===== design/flow/constraint.sdc =====
create_clock -name core_clock -period 2.42 [get_ports {clk}]
set_input_delay 0.4840 -clock core_clock [delete_from_list [all_inputs] [get_ports {clk}]]
set_output_delay 0.4840 -clock core_clock [all_outputs]
set_load 0.01 [all_outputs]

===== design/flow/run.sh =====
#!/bin/bash
# the make line also repeats each setting of config.mk as NAME=value (left out here)
make -C /OpenROAD-flow-scripts/flow DESIGN_CONFIG=/design/flow/config.mk WORK_HOME=/design/flow/orfs CLKGATE_MAP_FILE= finish

===== design/flow/config.mk =====
export PLATFORM = sky130hd
export DESIGN_NAME = microprocessor
export DESIGN_NICKNAME = microprocessor
export VERILOG_FILES = /design/flow/design.v
export SDC_FILE = /design/flow/constraint.sdc
export NUM_CORES = 4
export LEC_CHECK = 0
export ABC_AREA = 1
export CAP_MARGIN = 20
export CORE_ASPECT_RATIO = 1.26
export CORE_MARGIN = 2
export CORE_UTILIZATION = 72
export CTS_CLUSTER_DIAMETER = 394
export CTS_CLUSTER_SIZE = 18
export MAX_ROUTING_LAYER = met4
export SETUP_SLACK_MARGIN = 0.67
export SLEW_MARGIN = 20
export TNS_END_PERCENT = 5

===== design/flow/design.v =====
module alu(A, B, selector, R, flagZ, flagN, flagC);
    parameter BUS_SIZE = 32;
    input[BUS_SIZE - 1: 0] A;
    input[BUS_SIZE - 1: 0] B;
    input[2: 0] selector;
    output flagZ;
    output flagN;
    output reg flagC;
    output reg [BUS_SIZE - 1 : 0] R;
	always @(A, B, selector)
	begin
		flagC = 1'b0;
		if (selector == 3'b000)	
			{flagC, R} = A + B;
		else if (selector == 3'b001)
			R = A - B;
		else if (selector == 3'b010)
			R = A & B;
		else if (selector == 3'b011)
			R = A | B;
		else if (selector == 3'b100)
			R = A ^ B;
		else 
			R = {BUS_SIZE{1'b0}};
	end 
	assign flagZ = ~(|R);
	assign flagN = R[BUS_SIZE - 1];
endmodule
module extend_sign(dataIn, dataOut);
	parameter BUS_IN = 16;
	parameter BUS_SIZE = 32;
	input [BUS_IN - 1 : 0] dataIn;
	output [BUS_SIZE - 1 : 0] dataOut;
	assign dataOut = {{(BUS_SIZE - BUS_IN){dataIn[BUS_IN - 1]}}, dataIn};
endmodule 
module register(D, Q, enable, clk, rst);
	parameter BUS_SIZE = 32;
	input [BUS_SIZE - 1 : 0] D;
	input enable;
	input clk;
	input rst;
	output reg [BUS_SIZE - 1 : 0] Q;
	always @(posedge clk)
	begin
		if (rst)
			Q <= {BUS_SIZE{1'b0}};
		else if(enable)
			Q <= D;
	end
endmodule
module ports(
    input [2:0] portWrite,
    input valueWrite,
    input enWrite,
    output [7:0] valuePort,
    input clk,
    input rst
    );
	reg [7:0] enable;
	always @(portWrite, valueWrite)
	begin
		case(portWrite)
			3'd0:	enable = {{7{1'b0}}, 1'b1};
			3'd1:	enable = {{6{1'b0}}, 1'b1, {1{1'b0}}};
			3'd2:	enable = {{5{1'b0}}, 1'b1, {2{1'b0}}};
			3'd3:	enable = {{4{1'b0}}, 1'b1, {3{1'b0}}};
			3'd4:	enable = {{3{1'b0}}, 1'b1, {4{1'b0}}};
			3'd5:	enable = {{2{1'b0}}, 1'b1, {5{1'b0}}};
			3'd6:	enable = {{1{1'b0}}, 1'b1, {6{1'b0}}};
			3'd7:	enable = {1'b1, {7{1'b0}}};
		endcase 	
	end
	genvar i;
	generate
		for (i = 0; i < 8; i = i + 1)
		begin: GENERATE_REGISTERS_BLOCK
			register #(.BUS_SIZE(1)) regi (
				.D(valueWrite),
				.Q(valuePort[i]),
				.enable(enable[i] & enWrite),
				.clk(clk),
				.rst(rst)
			);
		end
	endgenerate
endmodule
module port_memory(dirSelect, enWrMemory, enWrPort, selectRead, inputPorts, valueWriteMem);
    input [7:0] dirSelect;
    output reg enWrMemory;
    output reg enWrPort;
    output reg selectRead;
    input [1:0] inputPorts;
    output reg [31:0] valueWriteMem;
    always @(*) begin
        selectRead = 1'b0;
        valueWriteMem = 32'b0;
        enWrMemory = 1'b0;
        enWrPort = 1'b0;
        if (dirSelect < 7'd8)
        begin
            enWrMemory = 1'b0;
            enWrPort = 1'b1;
        end else if (dirSelect == 7'd8 || dirSelect == 7'd9) begin
            selectRead = 1'b1;
            if (dirSelect == 7'd8) begin
                valueWriteMem = {{31'b0}, inputPorts[0]};              
            end else begin
                valueWriteMem = {{31'b0}, inputPorts[1]};
            end
        end else begin
            enWrMemory = 1'b1;
            enWrPort = 1'b0;
        end
    end
endmodule
module sram(outA, outB, clk, enWrite, writeData, dirWrite, dirA, dirB);
	parameter BUS_SIZE = 32;
	parameter DIR_SIZE_INTERNAL = 5;
	parameter MEM_SIZE = 32;
	input clk;
	input enWrite;
	input [BUS_SIZE - 1 : 0] writeData;
	input [DIR_SIZE_INTERNAL - 1 : 0] dirWrite;
	input [DIR_SIZE_INTERNAL - 1 : 0] dirA;
	input [DIR_SIZE_INTERNAL - 1 : 0] dirB;
	output [BUS_SIZE - 1 : 0] outA;
	output [BUS_SIZE - 1 : 0] outB;
	reg [BUS_SIZE - 1 : 0] MEM [0 : MEM_SIZE - 1];
	assign outA = (dirA == {DIR_SIZE_INTERNAL{1'b0}}) ? {BUS_SIZE{1'b0}} : MEM[dirA];
	assign outB = (dirB == {DIR_SIZE_INTERNAL{1'b0}}) ? {BUS_SIZE{1'b0}} : MEM[dirB];
	always @(posedge clk)
	begin
		if (enWrite)
			MEM[dirWrite] <= writeData;
	end	
endmodule 
module program_counter(clk, rst, enable, dirInBranch, dirInJump, dirSel, dirOut);
	parameter DIR_SIZE = 32;
	input clk;
	input rst;
	input enable;
	input [1 : 0] dirSel;
	input [DIR_SIZE - 1 : 0] dirInBranch;
	input [DIR_SIZE - 1 : 0] dirInJump;
	output reg [DIR_SIZE - 1 : 0] dirOut;
	wire [DIR_SIZE - 1 : 0] dirBranch_src, dirJump_src, dirNormal, dirOut_src;	
	reg [DIR_SIZE - 1 : 0] dirOut_A, dirOut_B, dirBranch, dirJump;
	assign dirOut_src = dirSel[0] == 1'b1 ? dirBranch : (dirSel[1] == 1'b1 ? dirJump_src : dirNormal);
	assign dirBranch_src = dirOut_B + dirInBranch;	
	assign dirJump_src = dirOut_B + dirInJump;
	assign dirNormal = dirOut + {{(DIR_SIZE - 1){1'b0}}, 1'b1};
	always @(posedge clk) begin
	   if (rst)
	       dirOut <= {DIR_SIZE{1'b0}};
	   else
	       dirOut <= dirOut_src;
	end	
	always @(posedge clk) begin
	   if (rst) begin
	       dirOut_A <= {DIR_SIZE{1'b0}};
	       dirOut_B <= {DIR_SIZE{1'b0}};
	       dirJump <= {DIR_SIZE{1'b0}};
	       dirBranch <= {DIR_SIZE{1'b0}};
	   end else begin
	       dirOut_A <= dirOut;
	       dirOut_B <= dirOut_A;
	       dirJump <= dirJump_src;
	       dirBranch <= dirBranch_src;
	   end
	end
endmodule 
module control_path(opCode, functionCode, MemaReg, enWrSram, ALUSelector, enWriteMemory, enablePC, fteALU, clk, rst, regDst, flagZ, dirSelPC);
	parameter BUS_SIZE = 32;
	parameter DIR_SIZE = 32;
	parameter OPC_SIZE = BUS_SIZE;
	input [6 - 1 : 0] opCode;
	input [6 - 1 : 0] functionCode;
	input clk;
	input rst;
	input flagZ;
	output reg MemaReg;
	output reg enWrSram;
	output reg [2 : 0] ALUSelector;
	output reg fteALU;
	output reg enWriteMemory;
	output reg enablePC;
	output reg regDst;
	output [1:0] dirSelPC;	
	reg branch_src;
	reg branch_A;
	reg branch_B;
	reg jump;
	reg regDst_src;
	reg [2 : 0] ALUSelector_src;
	reg fteALU_src;
	reg enWriteMemory_src; 
	reg enWriteMemory_A;
	reg MemaReg_src;
	reg MemaReg_A;
	reg MemaReg_B;
	reg enWrSram_src;
	reg enWrSram_A;
	reg enWrSram_B;
	always @(posedge clk) begin
	   if (rst) begin
	       regDst <= 1'b0;
	       ALUSelector <= 3'b000;
	       fteALU <= 1'b0;
	       branch_A <= 1'b0;
	       branch_B <= 1'b0;
	       enWriteMemory_A <= 1'b0;
	       enWriteMemory <= 1'b0;
	       MemaReg_A <= 1'b0;
	       MemaReg_B <= 1'b0;
	       MemaReg <= 1'b0;
	       enWrSram <= 1'b0;
	       enWrSram_A <= 1'b0;
	       enWrSram_B <= 1'b0;
	   end else begin
	       regDst <= regDst_src;
	       fteALU <= fteALU_src;
	       ALUSelector <= ALUSelector_src;
	       branch_A <= branch_src;
	       branch_B <= branch_A;
	       enWriteMemory_A <= enWriteMemory_src;
	       enWriteMemory <= enWriteMemory_A;
	       MemaReg_A <= MemaReg_src;
	       MemaReg_B <= MemaReg_A;
	       MemaReg <= MemaReg_B;
	       enWrSram_A <= enWrSram_src;
	       enWrSram_B <= enWrSram_A;
	       enWrSram <= enWrSram_B;
	   end
	end
	assign dirSelPC = {jump, branch_B & flagZ};
	always @(opCode, functionCode)
	begin
		MemaReg_src = 1'b0;
		enWrSram_src = 1'b0;
		ALUSelector_src = 3'b000;
		enWriteMemory_src = 1'b0;
		branch_src = 1'b0;
		jump = 1'b0;
		enablePC = 1'b1;
		fteALU_src = 1'b0;
		regDst_src = 1'b0;		
		if (opCode == 6'b0) begin
			regDst_src = 1'b1;
			case (functionCode)
				6'b100000: begin  
					ALUSelector_src = 3'b000;
                    enWrSram_src = 1'b1;
                end
				6'b100010: begin  
					ALUSelector_src = 3'b001;
                    enWrSram_src = 1'b1;
                end
				6'b100100: begin 
					ALUSelector_src = 3'b010;
                    enWrSram_src = 1'b1;
                end
				6'b100101: begin 
					ALUSelector_src = 3'b011;
                    enWrSram_src = 1'b1;
                end
				6'b100110: begin 
					ALUSelector_src = 3'b100;
                    enWrSram_src = 1'b1;
                end
				6'b000000: begin 
					ALUSelector_src = 3'b000;
			     end
				default: begin
					ALUSelector_src = 3'b000;
					enWrSram_src = 1'b0;
                end
			endcase
		end
		else begin
			case(opCode)
				6'b100011: begin  
					enWrSram_src = 1'b1;	
					fteALU_src = 1'b1;
					MemaReg_src = 1'b1;
				end
				6'b101011: begin  
					fteALU_src = 1'b1;
					enWriteMemory_src = 1'b1;
					regDst_src = 1'b0;
					MemaReg_src = 1'b0;
				end
				6'b000100: begin  
					branch_src = 1'b1;
					ALUSelector_src = 3'b001;
					regDst_src = 1'b0;	
					MemaReg_src = 1'b0;
				end
				6'b000010: begin  
					jump = 1'b1;
					regDst_src = 1'b0;
					fteALU_src = 1'b0;
					branch_src = 1'b0;	
					MemaReg_src = 1'b0;
					ALUSelector_src = 3'b000;
				end
				6'b001111: begin  
					regDst_src = 1'b0;
					fteALU_src = 1'b1;
					enWrSram_src = 1'b1;
				end
				6'b001000: begin  
				    fteALU_src = 1'b1;
					ALUSelector_src = 3'b000;
					enWrSram_src = 1'b1;
					regDst_src = 1'b0;
				end
				6'b001100: begin  
				    fteALU_src = 1'b1;
					ALUSelector_src = 3'b010;	
					enWrSram_src = 1'b1;
					regDst_src = 1'b0;
				end
				6'b001101: begin  
				    fteALU_src = 1'b1;
					ALUSelector_src = 3'b011;
					enWrSram_src = 1'b1;
					regDst_src = 1'b0; 
				end
				6'b001110: begin  
				    fteALU_src = 1'b1;
					ALUSelector_src = 3'b100;	
					enWrSram_src = 1'b1;
					regDst_src = 1'b0;
				end
				default: begin
					enWrSram_src = 1'b0;
					regDst_src = 1'b0;
					fteALU_src = 1'b0;
				end
			endcase
		end
	end
endmodule 
module data_path(opCode, MemaReg, enWrSram, ALUSelector, enablePC, fteALU, clk, rst, regDst, flagZ, dirSelPC, ALU_res_memory, outMemory_memory, DRB_reg_file_memory, imem_addr, imem_data);
	parameter BUS_SIZE = 32;
	parameter DIR_SIZE = BUS_SIZE;
	parameter OPC_SIZE = BUS_SIZE; 
	parameter DIR_SIZE_INTERNAL = 5;  
	input clk;
	input rst;
	input MemaReg;
	input enWrSram;
	input [2 : 0] ALUSelector;
	input enablePC;
	input fteALU;
	input regDst;
	output reg flagZ;
	input [1:0] dirSelPC;
	output [BUS_SIZE - 1 : 0] ALU_res_memory;
	input [BUS_SIZE - 1 : 0] outMemory_memory;
	output [BUS_SIZE - 1 : 0] DRB_reg_file_memory;	
	output [7 : 0] imem_addr;
	input [OPC_SIZE - 1 : 0] imem_data;
	output [OPC_SIZE - 1 : 0] opCode;
	wire [BUS_SIZE - 1 : 0] ALU_res;
	wire [BUS_SIZE - 1 : 0] DW_reg_file;	
	wire [BUS_SIZE - 1 : 0] ALU_inB;
	wire [BUS_SIZE - 1 : 0] extendedData6;
	wire [DIR_SIZE - 1 : 0] dirPC;
	wire [DIR_SIZE_INTERNAL - 1 : 0] dirWriteRF;
	wire flagN, flagC;
	reg [OPC_SIZE - 1 : 0] opCode_reg;
	wire [OPC_SIZE - 1 : 0] opCode_src;
	reg [BUS_SIZE - 1 : 0] DRA_reg_file_reg;
    reg [BUS_SIZE - 1 : 0] DRB_reg_file_reg;
    reg [BUS_SIZE - 1 : 0] DRB_B_reg_file_reg;
	wire [BUS_SIZE - 1 : 0] DRA_reg_file_src;
	wire [BUS_SIZE - 1 : 0] DRB_reg_file_src;
	wire [BUS_SIZE - 1 : 0] ALU_res_src;
	reg [BUS_SIZE - 1 : 0] ALU_res_reg;
	reg [BUS_SIZE - 1 : 0] ALU_B_res_reg;
	wire flagZ_src;
	wire [DIR_SIZE_INTERNAL - 1 : 0] RtE_src;
	reg [DIR_SIZE_INTERNAL - 1 : 0] RtE_reg;
	wire [DIR_SIZE_INTERNAL - 1 : 0] RdE_src;
	reg [DIR_SIZE_INTERNAL - 1 : 0] RdE_reg;
	wire [DIR_SIZE_INTERNAL - 1 : 0] dirWriteRF_src;
	reg [DIR_SIZE_INTERNAL - 1 : 0] dirWriteRFA_reg;
	reg [DIR_SIZE_INTERNAL - 1 : 0] dirWriteRFB_reg;
	reg [BUS_SIZE - 1 : 0] outMemory_reg;
	wire [BUS_SIZE - 1 : 0] extendedData16_src;
	reg [BUS_SIZE - 1 : 0] extendedData16_reg;
	assign RtE_src = opCode_reg[15 : 11];
	assign RdE_src = opCode_reg[20 : 16];
	assign opCode = opCode_reg;
	assign ALU_res_memory = ALU_res_reg;
	always @(posedge clk) begin
	   if (rst) begin
	       opCode_reg <= {OPC_SIZE{1'b0}};
	       DRA_reg_file_reg <= {BUS_SIZE{1'b0}};
	       DRB_reg_file_reg <= {BUS_SIZE{1'b0}};
	       DRB_B_reg_file_reg <= {BUS_SIZE{1'b0}};
	       ALU_res_reg <= {BUS_SIZE{1'b0}};
	       ALU_B_res_reg <= {BUS_SIZE{1'b0}};
	       RtE_reg <= {DIR_SIZE_INTERNAL{1'b0}};
	       RdE_reg <= {DIR_SIZE_INTERNAL{1'b0}};
	       dirWriteRFA_reg <= {DIR_SIZE_INTERNAL{1'b0}};
	       dirWriteRFB_reg <= {DIR_SIZE_INTERNAL{1'b0}};
	       outMemory_reg <= {BUS_SIZE{1'b0}};
	       extendedData16_reg <= {BUS_SIZE{1'b0}};
	       flagZ <= 1'b0;
	   end else begin
	       opCode_reg <= opCode_src;
	       DRA_reg_file_reg <= DRA_reg_file_src;
	       DRB_reg_file_reg <= DRB_reg_file_src;
	       DRB_B_reg_file_reg <= DRB_reg_file_reg; 
	       ALU_res_reg <= ALU_res_src;
	       ALU_B_res_reg <= ALU_res_reg;
	       RdE_reg <= RdE_src;
	       RtE_reg <= RtE_src;
	       dirWriteRFA_reg <= dirWriteRF_src;
	       dirWriteRFB_reg <= dirWriteRFA_reg;
	       outMemory_reg <= outMemory_memory;
	       flagZ <= flagZ_src;
	       extendedData16_reg <= extendedData16_src;
	   end	   
	end
	assign DW_reg_file = MemaReg ? outMemory_reg : ALU_B_res_reg;
	assign ALU_inB = fteALU ? extendedData16_reg : DRB_reg_file_reg;
	assign dirWriteRF_src = regDst ? RtE_reg : RdE_reg;
	assign DRB_reg_file_memory = DRB_B_reg_file_reg; 
	sram #(.BUS_SIZE(BUS_SIZE), .DIR_SIZE_INTERNAL(DIR_SIZE_INTERNAL)) RegFile (
		.outA(DRA_reg_file_src),
		.outB(DRB_reg_file_src),
		.clk(clk),
		.enWrite(enWrSram),
		.writeData(DW_reg_file),
		.dirWrite(dirWriteRFB_reg),  
		.dirA(opCode_reg[25 : 21]),  
		.dirB(opCode_reg[20 : 16])  
	);
	assign imem_addr = dirPC[7 : 0];
	assign opCode_src = imem_data;
	alu #(.BUS_SIZE(BUS_SIZE)) MyALU (
		.A(DRA_reg_file_reg),
		.B(ALU_inB),
		.selector(ALUSelector),
		.R(ALU_res_src),
		.flagZ(flagZ_src),
		.flagN(flagN),
		.flagC(flagC)
	);
	extend_sign #(.BUS_IN(16), .BUS_SIZE(BUS_SIZE)) ex_signal16(
		.dataIn(opCode_reg[15 : 0]),
		.dataOut(extendedData16_src)
	);
	extend_sign #(.BUS_IN(26), .BUS_SIZE(BUS_SIZE)) ex_signal6(
		.dataIn(opCode_reg[25 : 0]),
		.dataOut(extendedData6)
	);
	program_counter #(.DIR_SIZE(DIR_SIZE)) MyPC(
		.clk(clk),
		.rst(rst),
		.enable(enablePC),
		.dirInBranch(extendedData16_reg),
		.dirInJump(extendedData6),
		.dirSel(dirSelPC),
		.dirOut(dirPC)
	);
endmodule 
module microprocessor(clk, rst, outputPorts, inputPorts, imem_addr, imem_data, dmem_addr, dmem_we, dmem_wdata, dmem_rdata);
	parameter BUS_SIZE = 32;
	parameter DIR_SIZE = BUS_SIZE;
	parameter OPC_SIZE = BUS_SIZE; 
	parameter DIR_SIZE_INTERNAL = 5;  
	input clk;
	input rst;
	input [1:0] inputPorts;
	output [7:0] outputPorts;
	output [7:0] imem_addr;
	input [31:0] imem_data;
	output [7:0] dmem_addr;
	output dmem_we;
	output [31:0] dmem_wdata;
	input [31:0] dmem_rdata;
	wire MemaReg;
	wire rst_n;
	wire enWrSram;
	wire [2 : 0] ALUSelector;
	wire enWriteMemory;
	wire branch;
	wire jump;
	wire enablePC;
	wire fteALU;
	wire regDst;
	wire [OPC_SIZE - 1 : 0] opCode;
	wire flagZ;
	wire [1:0] dirSelPC;
	wire [BUS_SIZE - 1 : 0] outMemory;
	wire [BUS_SIZE - 1 : 0] DRB_reg_file;
	wire [BUS_SIZE - 1 : 0] ALU_res;	
	assign rst_n = rst;
	data_path #(.BUS_SIZE(BUS_SIZE), .DIR_SIZE(DIR_SIZE)) myData(
		.opCode(opCode),
		.MemaReg(MemaReg),
		.enWrSram(enWrSram),
		.ALUSelector(ALUSelector),
		.enablePC(enablePC),
		.fteALU(fteALU),
		.clk(clk),
		.rst(rst_n),
		.regDst(regDst),
		.dirSelPC(dirSelPC),
		.flagZ(flagZ),
		.ALU_res_memory(ALU_res),
		.outMemory_memory(outMemory),
		.DRB_reg_file_memory(DRB_reg_file),
		.imem_addr(imem_addr),
		.imem_data(imem_data)
	);
	control_path #(.BUS_SIZE(BUS_SIZE), .DIR_SIZE(DIR_SIZE)) myControl(
		.opCode(opCode[31:26]),
		.functionCode(opCode[5:0]),
		.MemaReg(MemaReg),
		.enWrSram(enWrSram),
		.ALUSelector(ALUSelector),
		.enWriteMemory(enWriteMemory),
		.fteALU(fteALU),
		.enablePC(enablePC),
		.clk(clk),
		.rst(rst_n),
		.regDst(regDst),
		.dirSelPC(dirSelPC),
		.flagZ(flagZ)	
	);
	wire [7:0] dirmemory;
	wire enablePortsController;
	wire enableMemoryController;
	wire selectReadMemory;
	wire [31:0] valueWriteMemAlt, memoryOut;
	assign dirmemory = ALU_res[7:0];
	assign dmem_addr = dirmemory;
	assign dmem_we = enWriteMemory & enableMemoryController;
	assign dmem_wdata = DRB_reg_file;
	assign memoryOut = dmem_rdata;
	assign outMemory = !selectReadMemory ? memoryOut : valueWriteMemAlt;
	port_memory cont_mem(
	   .dirSelect(dirmemory),
	   .enWrMemory(enableMemoryController),
	   .enWrPort(enablePortsController),
	   .selectRead(selectReadMemory),
	   .inputPorts(inputPorts),
	   .valueWriteMem(valueWriteMemAlt)
	);
	ports pt(
        .portWrite(dirmemory[2:0]),
        .valueWrite(DRB_reg_file[0]),
        .enWrite(enablePortsController & enWriteMemory),
        .valuePort(outputPorts),
        .clk(clk),
        .rst(rst_n)
	);
endmodule 

==> results.py, run 1 <==
# Flow results
metrics = {
    "synth": {
        "dominant_combinational_family": "AND-OR/OR-AND gates",
        "synth-edff-count": 1024,
        "synthesis.area_um2": 65400,
        "netlist.area_leader.share_pct": 47.0,
        "ys_chip_area_um2": 65400,
        "synth.area.mux_share_pct": 0.551,
        "yosys-top-cells-area": "sky130_fd_sc_hd__edfxtp_1, sky130_fd_sc_hd__nor2_1, sky130_fd_sc_hd__o21ai_0",
        "synth-adder-area-share_pct": 2.38,
        "and_or_nand_nor_area_share_pct": 15.3,
        "ys_ff": 1345,
        "synth.cellmix.xorXnorShare_pct": 0.0536,
        "ys_warn_count": 8,
        "yosys-stat-cells": 7292,
        "flop_cell": "sky130_fd_sc_hd__edfxtp_1",
        "synthMostInstantiatedCell": "sky130_fd_sc_hd__nor2_1",
        "syn-instance-count": 7292,
        "synth_seq_share_pct": 56.8,
        "aoi_share_pct": 18.9,
        "postSynthAreaPerCell_um2": 8.97,
        "synth_nets": 7482,
        "synthArstFlopShare_pct": 0,
        "ys_types": 47,
        "post_synth_most_frequent_cells": "sky130_fd_sc_hd__nor2_1, sky130_fd_sc_hd__o21ai_0, sky130_fd_sc_hd__edfxtp_1, sky130_fd_sc_hd__o22ai_1, sky130_fd_sc_hd__nand2_1",
        "netlist.top_cell.by_area": "sky130_fd_sc_hd__edfxtp_1",
    },
    "run_status": {
        "run_status": "stopped before the end",
        "last-stage-reached": "global routing",
    },
    "cts": {
        "cts_max_level": 3,
        "clock_root_buffer": "sky130_fd_sc_hd__clkbuf_16",
        "numCtsBuffers": 84,
        "ctsHoldBuffers": 0,
        "tritoncts_num_sinks": 1345,
        "cts.path.max_buffers": 3,
    },
    "die": {
        "core_region_area_um2": 90500,
        "effective_utilization_at_floorplan_pct": 72.3,
        "dieHeight_um": 342,
        "io-pin-count": 125,
        "num_rows": 124,
        "die_area_um2": 93300,
        "die_width_um": 273,
    },
    "placed_design": {
        "place_area_um2": 72700,
        "place_congestion": 1.14,
        "numPlacedInstances": 8765,
        "place_hpwl_mm": 156,
        "numPortBuffers": 124,
    },
}
[timing repair]
action,CTS
endpoints found under the hold margin,0
gates resized,536
setup buffers,81
pin swaps,136
gates cloned,31
endpoints found under the setup margin,672
[stage by stage]
step / power (W) / setup WS [ns]
4_1_cts: 0.0500 / -0.531
3_5_place_dp: 0.0347 / -0.853
2_1_floorplan: 0.0306 / -0.248
3_3_place_gp: 0.0345 / -0.814
==> run 2: changes to the inputs <==
- ABC_AREA: 1 -> default
- CORE_ASPECT_RATIO: 1.26 -> default
- CORE_UTILIZATION: 72 -> 41
- CTS_CLUSTER_DIAMETER: 394 -> default
- CTS_CLUSTER_SIZE: 18 -> default
- MAX_ROUTING_LAYER: met4 -> default
- SETUP_SLACK_MARGIN: 0.67 -> default
- TNS_END_PERCENT: 5 -> default
- clock period: 2.42 -> 5.01 ns (I/O delays scaled with it)
==> run 2 against run 1 <==
  * The run now finishes clean
  * Die area up 69%
  * Synthesized cell count down 35%
  * Synthesized area down 2.9%
==> results.py, run 2 <==
# Flow results
metrics = {
    "cts": {
        "ctsResizeCount": 0,
        "cts_max_level": 4,
        "clkSlewWorstSetupHoldPaths_ns": 0.06,
        "ctsHoldBuffers": 0,
        "clk-insertion-delay-late_ns": 0.78,
        "tritoncts_num_sinks": 1345,
        "cts.path.max_buffers": 3,
        "cts_tree": "done",
        "post_cts.repair.setup_buffers": 0,
        "numCtsBuffers": 145,
        "clock_root_buffer": "sky130_fd_sc_hd__clkbuf_16",
    },
    "pwr": {
        "cellInternalPower_w": 0.0196,
        "peak_supply_drop_mv": 0.354,
        "power_leakage_nw": 24.3,
        "power.sequential.fraction_pct": 47.3,
        "cellPowerDensity_nw_per_um2": 361,
        "share_of_total_power_in_the_clock_network_pct": 41.3,
        "sw_frac_of_total_pct": 25.4,
        "gate_power_share_pct": 11.4,
        "seq-power_w": 0.0124,
        "powerClk_w": 0.0108,
        "net-switching-power_w": 0.00665,
        "power.combinational.total_w": 0.00299,
        "power.group.top": "sequential cells",
    },
    "flow_run": {
        "log.warning_count": 90,
        "max_cap_viol_count": 0,
    },
    "grt": {
        "first_global_vias": 41927,
        "global_route.usage.total_pct": 25.8,
        "antenna_found_initial": 3,
        "globalRoute.totalOverflow": 0,
        "grt_start_max_net_pins": 87,
        "grt_pass1_wl_mm": 295,
    },
    "worst_hold_path": {
        "hold_path_start": "myControl.MemaReg_A$_SDFF_PP0_",
        "holdPathStages": 1,
        "min_delay_worst_endpoint": "myControl.MemaReg_B$_SDFF_PP0_",
        "hp-class": "reg -> reg",
    },
    "sta": {
        "endpoints_failing_hold": 0,
        "max_freq_mhz": 232,
        "grt_setup_unrepaired": "false",
        "setup_violation_total_in_the_final_timing_report": 0,
        "period_minus_slack_ns": 4.31,
        "whs_ns": 0.434,
        "clock_skew_ns": 0.0307,
        "fin_tns_setup_ns": 0,
        "max-slew-margin-rel_pct": 29.4,
        "worst_slew_pin_slew_ns": 1.06,
        "timing.final.crit_share_pct": 86.0,
        "slew_limit_fails": 0,
    },
    "worst_setup_path": {
        "crit_path_max_fanout": 17,
        "worstReg2RegStart": "myControl.fteALU$_SDFF_PP0_",
        "worst-r2r-cell-count": 16,
        "r2r-end": "myData.flagZ$_SDFF_PP0_",
        "critPathKind": "reg -> reg",
        "setup.worst_path.start": "myControl.fteALU$_SDFF_PP0_",
        "cp_slowest_stage_delay_ns": 0.58,
        "worstPathCellList": "buf_4 > clkinv_1 > buf_4 > a21oi_1 > ha_1 > nand2_1 > nor4_1 > o211ai_1 > a31o_2 > a21oi_1 > a41oi_1 > xnor2_1 > nand2_1 > and4_1 > and4_1 > and4b_1",
        "worst_ep_required_time_ns": 5.68,
        "worst_ep_arrival_time_ns": 4.98,
        "worst_setup_path_end_kind": "register",
        "critPathLaunchType": "register",
        "worst_path_max_delay_cell": "sky130_fd_sc_hd__nor4_1",
        "worst-path-buf-inv": 3,
        "critical_path_depth": 16,
        "setup.worst_path.end": "myData.flagZ$_SDFF_PP0_",
        "timing.critical_path.max_delay_family": "simple AND/OR/NAND/NOR gates",
        "ff2ff_setup_slack_ns": 0.70,
    },
    "synth": {
        "ys_chip_area_um2": 63500,
        "ys_types": 90,
        "synthMostInstantiatedCell": "sky130_fd_sc_hd__edfxtp_1",
        "synth.area.mux_share_pct": 18.4,
        "synthesis.area_um2": 63500,
        "synth-edff-count": 1024,
        "postSynthAreaPerCell_um2": 13.5,
        "netlist.top_cell.by_area": "sky130_fd_sc_hd__edfxtp_1",
        "synthArstFlopShare_pct": 0,
        "post_synth_most_frequent_cells": "sky130_fd_sc_hd__edfxtp_1, sky130_fd_sc_hd__a21oi_1, sky130_fd_sc_hd__mux2i_1, sky130_fd_sc_hd__dfxtp_1, sky130_fd_sc_hd__nor2_1",
        "ys_ff": 1345,
        "yosys-top-cells-area": "sky130_fd_sc_hd__edfxtp_1, sky130_fd_sc_hd__dfxtp_1, sky130_fd_sc_hd__mux4_2",
        "and_or_nand_nor_area_share_pct": 6.29,
        "flop_cell": "sky130_fd_sc_hd__edfxtp_1",
        "yosys-stat-cells": 4717,
        "dominant_combinational_family": "multiplexers",
        "synth.cellmix.xorXnorShare_pct": 0.786,
        "synth_nets": 4907,
        "syn-instance-count": 4717,
        "synth-adder-area-share_pct": 2.45,
        "netlist.area_leader.share_pct": 48.4,
        "aoi_share_pct": 10.5,
        "ys_warn_count": 8,
        "synth_seq_share_pct": 58.5,
    },
    "drt": {
        "detailedRoute.firstIterationViolations": 4615,
        "drt_wl_total_mm": 207,
        "avg_wl_per_cell_um": 29.7,
        "dr_total_vias": 42501,
        "drt-vias-per-instance": 6.10,
        "first_drt_pass_iteration_count": 5,
        "detail-route-antenna-nets": 0,
        "route.detailed.drc": 0,
    },
    "die": {
        "die_width_um": 398,
        "io-pin-count": 125,
        "num_rows": 144,
        "dieHeight_um": 398,
        "die_area_um2": 158000,
        "effective_utilization_at_floorplan_pct": 41.3,
        "core_region_area_um2": 154000,
    },
    "run_status": {
        "run_status": "no timing/DRC/antenna violations",
    },
    "finish": {
        "layout.core_utilization_pct": 47.2,
        "num-nets-final": 4990,
        "design_area_final_um2": 72600,
        "syn2layout_area_growth_pct": 14.3,
    },
    "placed_design": {
        "place_hpwl_mm": 130,
        "place_congestion": 0.915,
        "numPortBuffers": 124,
        "place_area_um2": 67800,
    },
}
-- run 2: cell type report --
class / instances / area [um^2]
Clock buffer: 194 / 4020
Antenna cell: 1 / 2.50
Multi-Input combinational cell: 2889 / 24700
Clock inverter: 74 / 823
Sequential cell: 1345 / 37200
Fill cell: 13512 / 81300
Timing Repair Buffer: 281 / 2750
Tap cell: 2044 / 2560
Inverter: 138 / 518
-- run 2: metrics by stage --
step	cells	power, W	setup slack (ns)
floorplan	4717	0.0145	0.797
global placement	6697	0.0156	0.821
detailed placement	6697	0.0156	0.797
CTS	6965	0.0263	0.754
global route	6965	0.0271	0.456
finish	6966	0.0262	0.703
-- run 2: per-layer routing --
layer | up-vias | track usage [%] | routed length, um
met2 | 1845 | 43.1 | 99900
met1 | 21805 | 34.8 | 85400
li1 | 18499 | - | -
met5 | - | 0 | 0
met4 | 0 | 7.21 | 5770
met3 | 352 | 4.19 | 15600
==> run 3: changes to the inputs <==
- CORE_UTILIZATION: 41 -> 40
- clock period: 5.01 -> 6.0 ns (I/O delays scaled with it)
==> run 3 against run 2 <==
  * Cell count is 0.59% lower
  * Worst hold slack worse by 0.0037 ns
  * Total power is 18% lower
  * Non-clock buffer count is 58 lower
  * Maximum frequency is 12% lower
  * Via count is 1.0% higher
  * Worst setup slack better by 0.41 ns
  * Design area is 1.1% lower
  * Largest cell class unchanged
  * Highest routed layer is now met5
==> results.py, run 3 <==
# Flow results
metrics = {
    "grt": {
        "global_route.usage.total_pct": 25.4,
        "grt_start_max_net_pins": 130,
        "globalRoute.totalOverflow": 0,
        "grt_pass1_wl_mm": 300,
        "first_global_vias": 42352,
        "antenna_found_initial": 6,
    },
    "pwr": {
        "power_leakage_nw": 23.9,
        "cellInternalPower_w": 0.0161,
        "net-switching-power_w": 0.00541,
        "cellPowerDensity_nw_per_um2": 299,
        "seq-power_w": 0.0104,
        "power.total_w": 0.0215,
        "power.combinational.total_w": 0.00243,
        "powerClk_w": 0.00866,
        "gate_power_share_pct": 11.3,
        "peak_supply_drop_mv": 0.268,
        "power.group.top": "sequential cells",
        "power.sequential.fraction_pct": 48.3,
        "share_of_total_power_in_the_clock_network_pct": 40.4,
        "sw_frac_of_total_pct": 25.2,
    },
    "sta": {
        "timing.final.crit_share_pct": 81.5,
        "setup_violation_total_in_the_final_timing_report": 0,
        "fin_tns_setup_ns": 0,
        "worst_slew_pin_slew_ns": 1.19,
        "clock_skew_ns": 0.0260,
        "slew_limit_fails": 0,
        "max-slew-margin-rel_pct": 20.3,
        "grt_setup_unrepaired": "false",
        "period_minus_slack_ns": 4.89,
        "max_freq_mhz": 205,
        "endpoints_failing_hold": 0,
    },
    "synth": {
        "ys_types": 90,
        "ys_chip_area_um2": 63500,
        "synthesis.area_um2": 63500,
        "dominant_combinational_family": "multiplexers",
        "ys_ff": 1345,
        "syn-instance-count": 4717,
        "synthArstFlopShare_pct": 0,
        "yosys-stat-cells": 4717,
        "yosys-top-cells-area": "sky130_fd_sc_hd__edfxtp_1, sky130_fd_sc_hd__dfxtp_1, sky130_fd_sc_hd__mux4_2",
        "post_synth_most_frequent_cells": "sky130_fd_sc_hd__edfxtp_1, sky130_fd_sc_hd__a21oi_1, sky130_fd_sc_hd__mux2i_1, sky130_fd_sc_hd__dfxtp_1, sky130_fd_sc_hd__nor2_1",
        "synth_seq_share_pct": 58.5,
        "synthMostInstantiatedCell": "sky130_fd_sc_hd__edfxtp_1",
        "postSynthAreaPerCell_um2": 13.5,
        "synth_nets": 4907,
        "netlist.top_cell.by_area": "sky130_fd_sc_hd__edfxtp_1",
        "synth-adder-area-share_pct": 2.45,
        "synth.cellmix.xorXnorShare_pct": 0.786,
        "aoi_share_pct": 10.5,
        "ys_warn_count": 8,
        "netlist.area_leader.share_pct": 48.4,
        "synth-edff-count": 1024,
        "flop_cell": "sky130_fd_sc_hd__edfxtp_1",
        "and_or_nand_nor_area_share_pct": 6.29,
        "synth.area.mux_share_pct": 18.4,
    },
    "worst_setup_path": {
        "critical_path_depth": 16,
        "ff2ff_setup_slack_ns": 1.11,
        "setup.worst_path.end": "myData.flagZ$_SDFF_PP0_",
        "critPathLaunchType": "register",
        "worst-path-buf-inv": 2,
        "timing.critical_path.max_delay_family": "simple AND/OR/NAND/NOR gates",
        "worstPathCellList": "buf_4 > and2_1 > buf_4 > a21oi_1 > ha_1 > nand2_1 > nor4_1 > o211ai_1 > a31o_2 > a21oi_1 > a41oi_1 > xnor2_1 > nand2_1 > and4_1 > and4_1 > and4b_1",
        "r2r-end": "myData.flagZ$_SDFF_PP0_",
        "setup.worst_path.start": "myControl.fteALU$_SDFF_PP0_",
        "worstReg2RegStart": "myControl.fteALU$_SDFF_PP0_",
        "cp_slowest_stage_delay_ns": 0.72,
        "worst_ep_arrival_time_ns": 5.57,
        "worst_path_max_delay_cell": "sky130_fd_sc_hd__dfxtp_1",
        "critPathKind": "reg -> reg",
        "worst_ep_required_time_ns": 6.68,
        "worst_setup_path_end_kind": "register",
        "worst-r2r-cell-count": 16,
        "crit_path_max_fanout": 17,
    },
    "drt": {
        "drt-vias-per-instance": 6.20,
        "detailedRoute.firstIterationViolations": 4786,
        "first_drt_pass_iteration_count": 6,
        "detail-route-antenna-nets": 0,
        "drt_wl_total_mm": 209,
        "dr_total_vias": 42935,
        "route.detailed.drc": 0,
        "avg_wl_per_cell_um": 30.2,
    },
    "cts": {
        "tritoncts_num_sinks": 1345,
        "post_cts.repair.setup_buffers": 0,
        "numCtsBuffers": 142,
        "cts_max_level": 4,
        "ctsHoldBuffers": 0,
        "ctsResizeCount": 0,
        "clock_root_buffer": "sky130_fd_sc_hd__clkbuf_16",
        "cts_tree": "done",
        "clk-insertion-delay-late_ns": 0.79,
        "clkSlewWorstSetupHoldPaths_ns": 0.06,
        "cts.path.max_buffers": 3,
    },
    "die": {
        "io-pin-count": 125,
        "num_rows": 146,
        "effective_utilization_at_floorplan_pct": 40.2,
        "die_width_um": 402,
        "core_region_area_um2": 158000,
        "dieHeight_um": 402,
        "die_area_um2": 162000,
    },
    "placed_design": {
        "place_congestion": 0.920,
        "place_hpwl_mm": 127,
        "numPortBuffers": 124,
    },
    "worst_hold_path": {
        "min_delay_worst_endpoint": "myData.dirWriteRFB_reg[0]$_SDFF_PP0_",
        "holdPathStages": 1,
        "hp-class": "reg -> reg",
        "hold_path_start": "myData.dirWriteRFA_reg[0]$_SDFF_PP0_",
    },
    "flow_run": {
        "log.warning_count": 93,
        "max_cap_viol_count": 0,
    },
    "finish": {
        "syn2layout_area_growth_pct": 13.1,
        "layout.core_utilization_pct": 45.4,
        "num-nets-final": 4929,
    },
    "run_status": {
        "run_status": "no timing/DRC/antenna violations",
    },
}
## run 3: layout make-up
type                    count  area [um^2]
fillers                 14024        86200
flip-flops and latches   1345        37200
multi-input cells        2889        24700
clock buffers             185         3850
well taps                2072         2590
repair buffers            223         2240
clock inverters            70          659
inverters                 138          518
diodes                      3         7.51
## run 3: routing by layer
metal,part of all wire [%],up-vias,wire (um),GRT usage [%]
met1,41,22012,85000,33.9
met4,4.1,4,8630,10.0
met3,7.4,473,15500,3.69
met2,48,2074,99800,41.8
met5,0.013,-,27,0
li1,-,18372,-,-
## run 3: stage by stage
step	instances	area (um^2)	setup slack (ns)	hold slack, ns
2_1_floorplan	4717	63500	1.79	0.403
3_5_place_dp	6667	67300	1.21	0.424
5_1_grt	6922	71800	0.818	0.450
6_report	6925	71800	1.11	0.431
3_3_place_gp	6663	67200	1.22	0.420
4_1_cts	6922	71800	1.09	0.431
==> run 4: changes to the inputs <==
- CORE_UTILIZATION: 40 -> 54
- CTS_CLUSTER_DIAMETER: default -> 371
- MAX_ROUTING_LAYER: default -> met4
==> run 4 against run 3 <==
  * Cell count fell by 7.6%
  * First-iteration DRC count down 2.8%
  * Sequential power barely moved
  * Worst hold slack worse by 0.018 ns
  * Largest cell class unchanged
  * Highest routed layer is now met4
==> results.py, run 4 <==
# Flow results
metrics = {
    "pwr": {
        "power.group.top": "sequential cells",
        "power.sequential.fraction_pct": 47.5,
        "sw_frac_of_total_pct": 25.2,
        "cellPowerDensity_nw_per_um2": 305,
        "cellInternalPower_w": 0.0163,
        "powerClk_w": 0.00899,
        "seq-power_w": 0.0104,
        "share_of_total_power_in_the_clock_network_pct": 41.2,
        "gate_power_share_pct": 11.3,
        "power.combinational.total_w": 0.00246,
        "peak_supply_drop_mv": 0.276,
        "net-switching-power_w": 0.00550,
        "power_leakage_nw": 24.0,
    },
    "synth": {
        "flop_cell": "sky130_fd_sc_hd__edfxtp_1",
        "synth.cellmix.xorXnorShare_pct": 0.786,
        "postSynthAreaPerCell_um2": 13.5,
        "ys_types": 90,
        "synth_nets": 4907,
        "synth-edff-count": 1024,
        "synthMostInstantiatedCell": "sky130_fd_sc_hd__edfxtp_1",
        "synth_seq_share_pct": 58.5,
        "ys_ff": 1345,
        "dominant_combinational_family": "multiplexers",
        "synth-adder-area-share_pct": 2.45,
        "ys_chip_area_um2": 63500,
        "yosys-top-cells-area": "sky130_fd_sc_hd__edfxtp_1, sky130_fd_sc_hd__dfxtp_1, sky130_fd_sc_hd__mux4_2",
        "aoi_share_pct": 10.5,
        "and_or_nand_nor_area_share_pct": 6.29,
        "ys_warn_count": 8,
        "netlist.area_leader.share_pct": 48.4,
        "netlist.top_cell.by_area": "sky130_fd_sc_hd__edfxtp_1",
        "synthArstFlopShare_pct": 0,
        "synth.area.mux_share_pct": 18.4,
        "post_synth_most_frequent_cells": "sky130_fd_sc_hd__edfxtp_1, sky130_fd_sc_hd__a21oi_1, sky130_fd_sc_hd__mux2i_1, sky130_fd_sc_hd__dfxtp_1, sky130_fd_sc_hd__nor2_1",
        "synthesis.area_um2": 63500,
        "syn-instance-count": 4717,
        "yosys-stat-cells": 4717,
    },
    "cts": {
        "cts.path.max_buffers": 3,
        "ctsResizeCount": 0,
        "clk-insertion-delay-late_ns": 0.76,
        "cts_max_level": 4,
        "clkSlewWorstSetupHoldPaths_ns": 0.06,
        "ctsHoldBuffers": 0,
        "tritoncts_num_sinks": 1345,
        "cts_tree": "done",
        "clock_root_buffer": "sky130_fd_sc_hd__clkbuf_16",
        "post_cts.repair.setup_buffers": 0,
        "numCtsBuffers": 143,
    },
    "worst_setup_path": {
        "timing.critical_path.max_delay_family": "AND-OR/OR-AND gates",
        "cp_slowest_stage_delay_ns": 0.75,
        "worst_setup_path_end_kind": "register",
        "worst-path-buf-inv": 1,
        "crit_path_max_fanout": 12,
        "worst_ep_required_time_ns": 6.68,
        "worst_path_max_delay_cell": "sky130_fd_sc_hd__dfxtp_1",
        "critPathMostFrequentCell": "sky130_fd_sc_hd__a21oi_1",
        "worst-r2r-cell-count": 14,
        "setup.worst_path.start": "myControl.fteALU$_SDFF_PP0_",
        "critical_path_depth": 14,
        "worst_ep_arrival_time_ns": 5.62,
        "critPathKind": "reg -> reg",
        "ff2ff_setup_slack_ns": 1.06,
        "r2r-end": "myData.flagZ$_SDFF_PP0_",
        "setup.worst_path.end": "myData.flagZ$_SDFF_PP0_",
        "critPathLaunchType": "register",
        "worstPathCellList": "and2_1 > a21oi_1 > ha_1 > inv_1 > a21oi_1 > o31ai_1 > a211oi_1 > o21ai_1 > a2111oi_0 > a31oi_1 > a22oi_1 > nor2b_1 > and4_1 > and4b_1",
        "worstReg2RegStart": "myControl.fteALU$_SDFF_PP0_",
    },
    "worst_hold_path": {
        "holdPathStages": 1,
        "hold_path_start": "myData.opCode_reg[11]$_SDFF_PP0_",
        "min_delay_worst_endpoint": "myData.extendedData16_reg[11]$_SDFF_PP0_",
        "hp-class": "reg -> reg",
    },
    "sta": {
        "grt_setup_unrepaired": "false",
        "layout_setup_ws_ns": 1.06,
        "max_freq_mhz": 202,
        "timing.final.crit_share_pct": 82.3,
        "clock_skew_ns": 0.0278,
        "fin_tns_setup_ns": 0,
        "slew_limit_fails": 0,
        "endpoints_failing_hold": 0,
        "setup_violation_total_in_the_final_timing_report": 0,
        "worst_slew_pin_slew_ns": 1.15,
        "period_minus_slack_ns": 4.94,
        "max-slew-margin-rel_pct": 23.2,
    },
    "die": {
        "dieHeight_um": 347,
        "core_region_area_um2": 116000,
        "die_width_um": 347,
        "io-pin-count": 125,
        "effective_utilization_at_floorplan_pct": 54.6,
        "die_area_um2": 120000,
        "num_rows": 125,
    },
    "flow_run": {
        "max_cap_viol_count": 0,
        "log.warning_count": 90,
    },
    "drt": {
        "first_drt_pass_iteration_count": 10,
        "dr_total_vias": 42674,
        "avg_wl_per_cell_um": 32.5,
        "detailedRoute.firstIterationViolations": 4650,
        "drt_wl_total_mm": 208,
        "drt-vias-per-instance": 6.67,
        "route.detailed.drc": 0,
        "detail-route-antenna-nets": 0,
    },
    "placed_design": {
        "post-place-ws_ns": 1.18,
        "numPortBuffers": 124,
        "place_hpwl_mm": 128,
        "place_congestion": 0.952,
    },
    "grt": {
        "grt_util_met1_pct": 45.7,
        "grt_pass1_wl_mm": 295,
        "global_route.usage.total_pct": 35.3,
        "antenna_found_initial": 12,
        "global_route.usage.met3_pct": 5.42,
        "grt_start_max_net_pins": 91,
        "globalRoute.busiestLayer": "met2",
        "first_global_vias": 41517,
        "globalRoute.totalOverflow": 0,
        "gr-usage-met2_pct": 56.2,
    },
    "finish": {
        "num-nets-final": 4935,
        "syn2layout_area_growth_pct": 12.5,
    },
    "run_status": {
        "run_status": "no timing/DRC/antenna violations",
    },
}
## run 4: routing by layer
layer	wire (um)	part of all wire (%)	vias up
li1	-	-	18390
met1	82600	40	21540
met2	99300	48	2228
met3	16700	8.0	516
met4	9120	4.4	0
met5	0	0	-
## run 4: metrics by stage
stage	power [W]	instance area (um^2)	util (%)	std cells	hold slack, ns
floorplan	0.0121	63500	-	4717	0.403
global placement	0.0130	66600	57.3	6124	0.420
detailed placement	0.0130	66600	57.3	6124	0.426
CTS	0.0219	71400	61.4	6389	0.418
global route	0.0224	71400	61.4	6394	0.442
finish	0.0218	71400	61.4	6397	0.413
## run 4: layout make-up
| cell class | instances | area (um^2) |
|---|---|---|
| fillers | 8948 | 44900 |
| flip-flops and latches | 1345 | 37200 |
| multi-input cells | 2889 | 24700 |
| clock buffers | 181 | 3980 |
| repair buffers | 228 | 2260 |
| well taps | 1524 | 1910 |
| clock inverters | 84 | 820 |
| inverters | 138 | 518 |
| diodes | 8 | 20.0 |
==> run 5: changes to the inputs <==
- CORE_ASPECT_RATIO: default -> 0.66
- CORE_MARGIN: 2 -> 6
- CORE_UTILIZATION: 54 -> 30
- CTS_CLUSTER_DIAMETER: 371 -> default
- CTS_CLUSTER_SIZE: default -> 70
- GPL_ROUTABILITY_DRIVEN: default -> 0
- GPL_TIMING_DRIVEN: default -> 0
- MAX_ROUTING_LAYER: met4 -> met5
- PLACE_DENSITY: default -> 0.94
- SETUP_SLACK_MARGIN: default -> 1.14
- SLEW_MARGIN: 20 -> 15
- clock period: 6.0 -> 3.88 ns (I/O delays scaled with it)
==> run 5 against run 4 <==
  * The run now fails in global routing
  * Synthesized cell count is the same
  * Die area grew 85%
  * Synthesized area is the same
==> results.py, run 5 <==
# Flow results
metrics = {
    "synth": {
        "synthMostInstantiatedCell": "sky130_fd_sc_hd__edfxtp_1",
        "flop_cell": "sky130_fd_sc_hd__edfxtp_1",
        "dominant_combinational_family": "multiplexers",
        "synth-adder-area-share_pct": 2.45,
        "synthArstFlopShare_pct": 0,
        "ys_warn_count": 8,
        "yosys-top-cells-area": "sky130_fd_sc_hd__edfxtp_1, sky130_fd_sc_hd__dfxtp_1, sky130_fd_sc_hd__mux4_2",
        "synthesis.area_um2": 63500,
        "synth_seq_share_pct": 58.5,
        "netlist.area_leader.share_pct": 48.4,
        "synth.cellmix.xorXnorShare_pct": 0.786,
        "postSynthAreaPerCell_um2": 13.5,
        "netlist.top_cell.by_area": "sky130_fd_sc_hd__edfxtp_1",
        "and_or_nand_nor_area_share_pct": 6.29,
        "aoi_share_pct": 10.5,
        "ys_chip_area_um2": 63500,
        "post_synth_most_frequent_cells": "sky130_fd_sc_hd__edfxtp_1, sky130_fd_sc_hd__a21oi_1, sky130_fd_sc_hd__mux2i_1, sky130_fd_sc_hd__dfxtp_1, sky130_fd_sc_hd__nor2_1",
        "yosys-stat-cells": 4717,
        "ys_types": 90,
        "ys_ff": 1345,
        "synth-edff-count": 1024,
        "synth_nets": 4907,
        "syn-instance-count": 4717,
        "synth.area.mux_share_pct": 18.4,
    },
    "placed_design": {
        "numPortBuffers": 123,
        "numPlacedInstances": 7653,
        "place_hpwl_mm": 174,
        "post-place-ws_ns": -1.37,
    },
    "die": {
        "die_area_um2": 223000,
        "core_region_area_um2": 209000,
        "num_rows": 136,
        "effective_utilization_at_floorplan_pct": 30.3,
        "die_width_um": 578,
        "dieHeight_um": 386,
        "io-pin-count": 125,
    },
    "run_status": {
        "last-stage-reached": "global routing",
        "firstError": "[ERROR GRT-0232] Routing congestion too high. Check the congestion heatmap in the GUI.",
        "run_status": "stopped before the end",
    },
    "grt": {
        "globalRoute.totalOverflow": 443,
        "global_route.usage.total_pct": 39.3,
    },
    "cts": {
        "clock_root_buffer": "sky130_fd_sc_hd__clkbuf_16",
        "cts.path.max_buffers": 3,
        "cts_max_level": 3,
        "tritoncts_num_sinks": 1345,
        "numCtsBuffers": 109,
        "ctsHoldBuffers": 0,
    },
}
## run 5: routing by layer
layer	GRT overflow	track usage, %
met5	15	24.0
met4	98	28.5
met1	71	42.3
met3	78	34.6
met2	181	46.0
## run 5: what timing repair did
| item | CTS |
|---|---|
| endpoints found under the setup margin | 397 |
| cloned | 2 |
| gates resized | 660 |
| hold endpoints to repair | 0 |
| pin swaps | 68 |
| buffers inserted | 67 |
## run 5: per-stage QoR
| step | instance area [um^2] | hold WS, ns | power, W | setup TNS, ns |
|---|---|---|---|---|
| 3_5_place_dp | 69700 | 0.422 | 0.0204 | -45.97 |
| 4_1_cts | 76000 | 0.432 | 0.0323 | -0.968 |
| 3_3_place_gp | 68400 | 0.416 | 0.0201 | -358.49 |
| 2_1_floorplan | 63700 | 0.403 | 0.0187 | 0 |
==> run 6: changes to the inputs <==
- ABC_AREA: default -> 1
- CELL_PAD_IN_SITES_GLOBAL_PLACEMENT: default -> 1
- CORE_ASPECT_RATIO: 0.66 -> default
- CORE_MARGIN: 6 -> 2
- CORE_UTILIZATION: 30 -> 40
- CTS_CLUSTER_SIZE: 70 -> default
- GPL_ROUTABILITY_DRIVEN: 0 -> 1
- MAX_ROUTING_LAYER: met5 -> met4
- PLACE_DENSITY: 0.94 -> default
- SETUP_SLACK_MARGIN: 1.14 -> 0.7
- SLEW_MARGIN: 15 -> 20
- clock period: 3.88 -> 6.0 ns (I/O delays scaled with it)
==> run 6 against run 5 <==
  * Now clean on timing, DRC and antenna
  * Synthesized area increased by 3.0%
  * Synthesized cell count increased by 55%
  * Die area down 25%
==> results.py, run 6 <==
# Flow results
metrics = {
    "grt": {
        "globalRoute.totalOverflow": 0,
        "first_global_vias": 57932,
        "antenna_found_initial": 51,
        "grt_pass1_wl_mm": 512,
        "global_route.usage.total_pct": 47.0,
        "grt_start_max_net_pins": 33,
    },
    "worst_setup_path": {
        "setup.worst_path.end": "myData.flagZ$_SDFF_PP0_",
        "critPathKind": "reg -> reg",
        "r2r-end": "myData.flagZ$_SDFF_PP0_",
        "crit_path_max_fanout": 10,
        "critical_path_depth": 18,
        "worst_path_max_delay_cell": "sky130_fd_sc_hd__nor3_1",
        "worst-path-buf-inv": 4,
        "cp_slowest_stage_delay_ns": 0.59,
        "ff2ff_setup_slack_ns": 1.06,
        "critPathLaunchType": "register",
        "timing.critical_path.max_delay_family": "simple AND/OR/NAND/NOR gates",
        "worstPathCellList": "nand2_1 > clkinv_1 > clkbuf_1 > a21oi_1 > ha_1 > buf_4 > nand2_1 > nor2_1 > inv_1 > nor3_1 > nand4_1 > nand4_1 > nand3_1 > nand2_1 > nand3_1 > nor2_1 > nand3_1 > nor2_1",
        "setup.worst_path.start": "myControl.fteALU$_SDFF_PP0_",
        "worst_ep_arrival_time_ns": 5.66,
        "worst_setup_path_end_kind": "register",
        "worst-r2r-cell-count": 18,
        "worst_ep_required_time_ns": 6.72,
        "worstReg2RegStart": "myControl.fteALU$_SDFF_PP0_",
    },
    "run_status": {
        "run_status": "no timing/DRC/antenna violations",
    },
    "synth": {
        "ys_ff": 1345,
        "post_synth_most_frequent_cells": "sky130_fd_sc_hd__nor2_1, sky130_fd_sc_hd__o21ai_0, sky130_fd_sc_hd__edfxtp_1, sky130_fd_sc_hd__o22ai_1, sky130_fd_sc_hd__nand2_1",
        "synthMostInstantiatedCell": "sky130_fd_sc_hd__nor2_1",
        "synth-adder-area-share_pct": 2.38,
        "yosys-stat-cells": 7292,
        "synth-edff-count": 1024,
        "synth_seq_share_pct": 56.8,
        "ys_types": 47,
        "dominant_combinational_family": "AND-OR/OR-AND gates",
        "synthesis.area_um2": 65400,
        "synth.area.mux_share_pct": 0.551,
        "synth_nets": 7482,
        "netlist.top_cell.by_area": "sky130_fd_sc_hd__edfxtp_1",
        "aoi_share_pct": 18.9,
        "ys_warn_count": 8,
        "postSynthAreaPerCell_um2": 8.97,
        "flop_cell": "sky130_fd_sc_hd__edfxtp_1",
        "netlist.area_leader.share_pct": 47.0,
        "synthArstFlopShare_pct": 0,
        "synth.cellmix.xorXnorShare_pct": 0.0536,
        "yosys-top-cells-area": "sky130_fd_sc_hd__edfxtp_1, sky130_fd_sc_hd__nor2_1, sky130_fd_sc_hd__o21ai_0",
        "and_or_nand_nor_area_share_pct": 15.3,
        "ys_chip_area_um2": 65400,
        "syn-instance-count": 7292,
    },
    "cts": {
        "tritoncts_num_sinks": 1345,
        "clkSlewWorstSetupHoldPaths_ns": 0.06,
        "cts.path.max_buffers": 3,
        "cts_tree": "done",
        "clock_root_buffer": "sky130_fd_sc_hd__clkbuf_16",
        "clk-insertion-delay-late_ns": 0.85,
        "ctsHoldBuffers": 0,
        "numCtsBuffers": 151,
        "cts_max_level": 4,
    },
    "drt": {
        "route.detailed.drc": 0,
        "drt-vias-per-instance": 6.44,
        "detailedRoute.firstIterationViolations": 12705,
        "dr_total_vias": 64174,
        "first_drt_pass_iteration_count": 9,
        "drt_wl_total_mm": 391,
        "avg_wl_per_cell_um": 39.2,
        "detail-route-antenna-nets": 0,
    },
    "pwr": {
        "powerClk_w": 0.00938,
        "power.sequential.fraction_pct": 43.4,
        "power.combinational.total_w": 0.00410,
        "cellInternalPower_w": 0.0164,
        "power_leakage_nw": 27.6,
        "power.group.top": "sequential cells",
        "net-switching-power_w": 0.00737,
        "share_of_total_power_in_the_clock_network_pct": 39.4,
        "peak_supply_drop_mv": 0.337,
        "gate_power_share_pct": 17.2,
        "sw_frac_of_total_pct": 31.0,
        "seq-power_w": 0.0103,
        "cellPowerDensity_nw_per_um2": 312,
    },
    "sta": {
        "fin_tns_setup_ns": 0,
        "max_freq_mhz": 202,
        "grt_setup_unrepaired": "false",
        "timing.final.crit_share_pct": 82.4,
        "setup_violation_total_in_the_final_timing_report": 0,
        "whs_ns": 0.403,
        "worst_slew_pin_slew_ns": 1.40,
        "clock_skew_ns": 0.0408,
        "endpoints_failing_hold": 0,
        "max-slew-margin-rel_pct": 6.88,
        "period_minus_slack_ns": 4.94,
        "slew_limit_fails": 0,
    },
    "die": {
        "num_rows": 148,
        "io-pin-count": 125,
        "effective_utilization_at_floorplan_pct": 40.2,
        "core_region_area_um2": 163000,
        "dieHeight_um": 408,
        "die_area_um2": 167000,
        "die_width_um": 408,
    },
    "worst_hold_path": {
        "hold_path_start": "myData.opCode_reg[11]$_SDFF_PP0_",
        "min_delay_worst_endpoint": "myData.extendedData16_reg[11]$_SDFF_PP0_",
        "hp-class": "reg -> reg",
        "holdPathStages": 2,
    },
    "placed_design": {
        "numPortBuffers": 124,
        "place_hpwl_mm": 293,
        "place_congestion": 1.21,
    },
    "finish": {
        "syn2layout_area_growth_pct": 16.6,
        "num-nets-final": 7832,
        "fill_cells": 15910,
    },
    "flow_run": {
        "max_cap_viol_count": 0,
        "log.warning_count": 91,
    },
}
run 6: area by class of cell:
type	instances	area, um^2	area share [%]
Inverter	451	1690	2.22
Multi-Input combinational cell	4959	24600	32.3
Timing Repair Buffer	197	2830	3.71
Clock buffer	198	4190	5.50
Buffer	537	2270	2.98
Antenna cell	37	92.6	0.121
Clock inverter	70	651	0.853
Tap cell	2175	2720	3.57
Sequential cell	1345	37200	48.8
run 6: per-layer routing:
| layer | wire length [um] | up-vias | GRT usage [%] |
|---|---|---|---|
| met4 | 37100 | 0 | 33.9 |
| met5 | 0 | - | - |
| met2 | 161000 | 5384 | 65.5 |
| li1 | - | 26292 | - |
| met3 | 55000 | 1244 | 17.3 |
| met1 | 138000 | 31254 | 55.6 |
run 6: stage by stage:
step	instances	setup WS, ns	total power [W]	instance area, um^2	util (%)
floorplan	7292	3.06	0.0123	65400	-
global placement	9591	0.239	0.0143	69400	42.7
detailed placement	9658	0.816	0.0143	71200	43.8
CTS	9926	0.811	0.0235	76000	46.7
global route	9960	0.856	0.0242	76200	46.9
finish	9969	1.06	0.0238	76300	46.9
run 6: repair_timing:
item / in CTS / in global routing
resized: 0 / 5
setup endpoints to repair: 0 / 1
setup buffers: 0 / 0
==> run 7: changes to the inputs <==
- ABC_AREA: 1 -> default
- CAP_MARGIN: 20 -> 0
- CELL_PAD_IN_SITES_DETAIL_PLACEMENT: default -> 0
- CELL_PAD_IN_SITES_GLOBAL_PLACEMENT: 1 -> default
- CORE_ASPECT_RATIO: default -> 0.96
- CORE_UTILIZATION: 40 -> 71
- CTS_CLUSTER_DIAMETER: default -> 135
- CTS_CLUSTER_SIZE: default -> 15
- GPL_TIMING_DRIVEN: 0 -> default
- MAX_ROUTING_LAYER: met4 -> default
- MIN_ROUTING_LAYER: default -> met1
- SETUP_SLACK_MARGIN: 0.7 -> -0.16
- TNS_END_PERCENT: default -> 75
- clock period: 6.0 -> 3.05 ns (I/O delays scaled with it)
==> run 7 against run 6 <==
  * The layout now fails its checks (setup timing)
  * Non-clock buffer count down 6
  * Routed wire length down 46%
  * Register-to-register slack lost 1.7 ns
  * Critical endpoint unchanged
  * Largest cell class unchanged
==> results.py, run 7 <==
# Flow results
metrics = {
    "run_status": {
        "run_status": "finished with violations",
        "so.violations": "setup timing",
    },
    "cts": {
        "cts_tree": "done",
        "cts.path.max_buffers": 3,
        "tritoncts_num_sinks": 1345,
        "clock_root_buffer": "sky130_fd_sc_hd__clkbuf_16",
        "clk-insertion-delay-late_ns": 0.72,
        "numCtsBuffers": 99,
        "cts_max_level": 3,
        "clkSlewWorstSetupHoldPaths_ns": 0.09,
        "ctsHoldBuffers": 0,
    },
    "pwr": {
        "cellPowerDensity_nw_per_um2": 527,
        "cellInternalPower_w": 0.0290,
        "seq-power_w": 0.0203,
        "power.group.top": "sequential cells",
        "power.total_w": 0.0392,
        "peak_supply_drop_mv": 0.666,
        "sw_frac_of_total_pct": 26.2,
        "power_leakage_nw": 25.9,
        "net-switching-power_w": 0.0103,
        "power.sequential.fraction_pct": 51.8,
        "powerClk_w": 0.0125,
        "power.combinational.total_w": 0.00642,
        "share_of_total_power_in_the_clock_network_pct": 31.8,
        "gate_power_share_pct": 16.4,
    },
    "placed_design": {
        "numPlacedInstances": 6271,
        "place_hpwl_mm": 131,
        "place_congestion": 1.01,
        "numPortBuffers": 124,
    },
    "grt": {
        "first_global_vias": 47153,
        "globalRoute.totalOverflow": 0,
        "global_route.usage.total_pct": 45.6,
        "grt_pass1_wl_mm": 304,
        "grt_start_max_net_pins": 208,
        "antenna_found_initial": 11,
    },
    "drt": {
        "dr_total_vias": 47326,
        "detailedRoute.firstIterationViolations": 7746,
        "drt-vias-per-instance": 7.31,
        "drt_wl_total_mm": 211,
        "detail-route-antenna-nets": 0,
        "avg_wl_per_cell_um": 32.6,
        "route.detailed.drc": 0,
        "first_drt_pass_iteration_count": 8,
    },
    "sta": {
        "timing.final.crit_share_pct": 121,
        "worst_slew_pin_slew_ns": 1.08,
        "layout_setup_ws_ns": -0.642,
        "slew_limit_fails": 0,
        "max-slew-margin-rel_pct": 28.2,
        "grt_setup_unrepaired": "true",
        "clock_skew_ns": 0.0515,
        "max_freq_mhz": 271,
        "setup_violation_total_in_the_final_timing_report": 21,
        "endpoints_failing_hold": 0,
        "whs_ns": 0.423,
        "period_minus_slack_ns": 3.69,
    },
    "synth": {
        "and_or_nand_nor_area_share_pct": 6.29,
        "flop_cell": "sky130_fd_sc_hd__edfxtp_1",
        "dominant_combinational_family": "multiplexers",
        "synthMostInstantiatedCell": "sky130_fd_sc_hd__edfxtp_1",
        "postSynthAreaPerCell_um2": 13.5,
        "synth-edff-count": 1024,
        "yosys-top-cells-area": "sky130_fd_sc_hd__edfxtp_1, sky130_fd_sc_hd__dfxtp_1, sky130_fd_sc_hd__mux4_2",
        "synth.area.mux_share_pct": 18.4,
        "netlist.top_cell.by_area": "sky130_fd_sc_hd__edfxtp_1",
        "post_synth_most_frequent_cells": "sky130_fd_sc_hd__edfxtp_1, sky130_fd_sc_hd__a21oi_1, sky130_fd_sc_hd__mux2i_1, sky130_fd_sc_hd__dfxtp_1, sky130_fd_sc_hd__nor2_1",
        "netlist.area_leader.share_pct": 48.4,
        "ys_warn_count": 8,
        "ys_chip_area_um2": 63500,
        "synth-adder-area-share_pct": 2.45,
        "yosys-stat-cells": 4717,
        "synthArstFlopShare_pct": 0,
        "ys_types": 90,
        "synth_seq_share_pct": 58.5,
        "syn-instance-count": 4717,
        "ys_ff": 1345,
        "synth_nets": 4907,
        "synth.cellmix.xorXnorShare_pct": 0.786,
        "aoi_share_pct": 10.5,
        "synthesis.area_um2": 63500,
    },
    "worst_setup_path": {
        "critical_path_depth": 14,
        "r2r-end": "myData.flagZ$_SDFF_PP0_",
        "ff2ff_setup_slack_ns": -0.64,
        "timing.critical_path.max_delay_family": "simple AND/OR/NAND/NOR gates",
        "worstPathCellList": "buf_4 > mux2i_4 > buf_4 > ha_2 > o31ai_1 > mux2_2 > a32oi_1 > nor3b_2 > nand4_1 > a2111oi_4 > nand4_1 > nor4_2 > and4_1 > and4b_1",
        "worst_setup_path_end_kind": "register",
        "worst_ep_arrival_time_ns": 4.33,
        "critPathKind": "reg -> reg",
        "setup.worst_path.start": "myControl.fteALU$_SDFF_PP0_",
        "worst_path_max_delay_cell": "sky130_fd_sc_hd__o31ai_1",
        "worst-path-buf-inv": 2,
        "worstReg2RegStart": "myControl.fteALU$_SDFF_PP0_",
        "setup.worst_path.end": "myData.flagZ$_SDFF_PP0_",
        "worst_ep_required_time_ns": 3.69,
        "crit_path_max_fanout": 5,
        "worst-r2r-cell-count": 14,
        "cp_slowest_stage_delay_ns": 0.43,
        "critPathLaunchType": "register",
    },
    "worst_hold_path": {
        "min_delay_worst_endpoint": "myControl.MemaReg_B$_SDFF_PP0_",
        "holdPathStages": 1,
        "hold_path_start": "myControl.MemaReg_A$_SDFF_PP0_",
        "hp-class": "reg -> reg",
    },
    "die": {
        "die_area_um2": 91900,
        "effective_utilization_at_floorplan_pct": 71.7,
        "dieHeight_um": 297,
        "die_width_um": 309,
        "num_rows": 107,
        "io-pin-count": 125,
        "core_region_area_um2": 88600,
    },
    "finish": {
        "sequential_cell_area_um2": 37200,
        "num-nets-final": 5391,
        "syn2layout_area_growth_pct": 17.3,
        "mi_logic_area_um2": 25900,
        "fill_cells": 4471,
        "fin_cells": 6471,
    },
    "flow_run": {
        "log.warning_count": 98,
        "max_cap_viol_count": 0,
    },
}
## run 7: metrics by stage
step                      setup slack (ns)  setup TNS [ns]  area [um^2]  util (%)
after floorplan                     -0.440           -1.29        63600         -
after global placement              -0.872          -10.86        70300      79.3
after detailed placement            -0.954          -11.87        70300      79.3
after CTS                           -0.685           -5.24        73600      83.0
after global routing                -0.768           -8.16        74500      84.1
final                               -0.642           -5.47        74500      84.1
## run 7: what timing repair did
action,in CTS,in global routing
pin swaps,12,50
setup buffers,6,26
setup endpoints to repair,23,22
gates resized,77,153
## run 7: layout make-up
class                           count  share of cell area (%)
Sequential cell                  1345                    49.9
Multi-Input combinational cell   2889                    34.7
Timing Repair Buffer              728                    8.80
Clock buffer                      161                    3.69
Tap cell                         1199                    2.01
Inverter                          138                   0.705
Clock inverter                      5                   0.141
Antenna cell                        6                  0.0201
## run 7: layer usage
layer | up-vias | global-route usage [%] | wire (um)
met2 | 4159 | 68.5 | 93500
met5 | - | 0 | 58
li1 | 19225 | - | -
met4 | 8 | 27.3 | 16000
met1 | 22758 | 59.9 | 70300
met3 | 1176 | 12.5 | 31100
No activity file was given, so power comes from the tool's default toggle rates.
